## try-pepper
Design FIFO, start of the top module:
module FIFO(clk, rst, wr_en, rd_en, buf_in, buf_out, buf_empty, buf_full, fifo_counter);
export LEC_CHECK = 0
export CAP_MARGIN = 5
export CORE_MARGIN = 2
export CORE_UTILIZATION = 72
export CTS_CLUSTER_SIZE = 54
export PLACE_DENSITY = 0.66
export SLEW_MARGIN = 20
export TNS_END_PERCENT = 5
create_clock -name core_clock -period 4.65 [get_ports {clk}]
run.sh (not shown) runs the stock make flow with config.mk's settings and CLKGATE_MAP_FILE=.
#### Input delta (try-quartz over try-pepper)
- CTS_CLUSTER_SIZE no longer set, was 54
- CAP_MARGIN now 20, was 5
- ABC_AREA now 1, previously not set
- PLACE_DENSITY no longer set, was 0.66
- TNS_END_PERCENT no longer set, was 5
- the clock period (ns, I/O delays scaled along) now 6.49, was 4.65
The post-route cell area of try-quartz exceeds that of try-pepper by about 4%.
try-quartz against try-pepper: number of vias after detailed routing now larger; clock power lower; clock-buffer cell count has increased; instance tally after logic synthesis rose 92%.
Looking at inserted tap cell count, try-quartz sits 12 above try-pepper.
Compare try-pepper and try-quartz | layout overhead on the synthesized area lower: try-quartz
try-quartz: all stages complete, timing, DRC and antenna checks passed
Comparing try-pepper and try-quartz, the lower logic area is on try-pepper.
Setup changes, try-quartz to try-sierra
- setting CTS_CLUSTER_DIAMETER to 30 for the first time
- setting SETUP_SLACK_MARGIN to 0.58 for the first time
- setting PLACE_DENSITY_LB_ADDON to 0.06 for the first time
- changing the clock period (ns, I/O delays scaled along) from 6.49 to 2.08
Results
Tool error GRT-0232 stopped try-sierra during global routing; no final results.
Summary: with try-quartz as the reference, detailed-placement wirelength estimate in try-sierra moved up by more than 10%.
try-sierra vs. try-quartz: number of buffers on the longest clock path about even, number of sinks driven by the clock tree closely matched the old numbers.
Total number of H-tree levels in try-sierra is 1 above try-quartz.
try-quartz -> try-sierra: synthesized cell count delta 0, exact match
Against try-quartz as the reference, try-sierra delivers a higher post-cts repair resize count.
Where worst setup slack before clock tree synthesis is concerned, try-quartz is better than try-sierra.
try-sierra ends up with a setup fix buffers added after clock tree synthesis that is 23 higher than in try-quartz.
For try-xenon, these inputs were changed with respect to try-sierra:
- removing ABC_AREA (formerly 1)
- removing PLACE_DENSITY_LB_ADDON (formerly 0.06)
- removing CTS_CLUSTER_DIAMETER (formerly 30)
- changing CORE_UTILIZATION from 72 to 41
- removing SETUP_SLACK_MARGIN (formerly 0.58)
- changing the clock period (ns, I/O delays scaled along) from 2.08 to 3.71
[summary]
try-xenon: no failed stages, no open violations at the end
Compared with try-sierra, in try-xenon share of synthesized cell area in and, or, nand and nor gates fell 18 points; area fraction in full adders, half adders and majority gates held steady; post-CTS setup buffer count down 23; post-synth net total -1023.
Comparing try-xenon and try-sierra, number of buffers inserted during clock tree synthesis is lower on try-xenon.
Between try-xenon and try-sierra, it is try-xenon whose placement-stage cell area is lower, by about 7%.
try-xenon does worse than try-sierra on die area.


## the baseline
FIFO again, from the RTL that the note above started with.
==> flow/config.mk <==
export PLATFORM = sky130hd
export DESIGN_NAME = FIFO
export DESIGN_NICKNAME = FIFO
export VERILOG_FILES = /design/flow/design.v
export SDC_FILE = /design/flow/constraint.sdc
export NUM_CORES = 4
export LEC_CHECK = 0
export ABC_AREA = 1
export CAP_MARGIN = 20
export CORE_MARGIN = 2
export CORE_UTILIZATION = 68
export SLEW_MARGIN = 20
==> flow/constraint.sdc <==
create_clock -name core_clock -period 2.16 [get_ports {clk}]
set_input_delay 0.4320 -clock core_clock [delete_from_list [all_inputs] [get_ports {clk}]]
set_output_delay 0.4320 -clock core_clock [all_outputs]
set_load 0.01 [all_outputs]
The flow for the baseline finished, though final verification flagged negative setup slack.
Inputs modified between the baseline and the candidate:
- ABC_AREA no longer set, was 1
- CORE_UTILIZATION now 40, was 68
- the clock period (ns, I/O delays scaled along) now 5.0, was 2.16
Findings:
- The candidate has completed all stages; timing, DRC and antenna checks passed.
- The higher met3 wire length came out of the baseline.
- The lower via count of the first global-routing pass came out of the candidate.
- Synthesized netlist cell count, the baseline and the candidate: smaller value in the candidate
- Total power of the candidate is lower than that of the baseline.
- The lower total stage count of the critical path came out of the candidate.
- From the candidate to the baseline, number of enable flip-flop cells did not move at all.
- Combinational share of power, the baseline and the candidate: larger value in the baseline
- The simple-gate area share of the yosys netlist of the candidate falls short of that of the baseline by 18 points.
- Taking the baseline as the reference point, the sequential share of layout area of the candidate rises by 6.1 points.
No activity file was given, so power comes from the tool's default toggle rates.
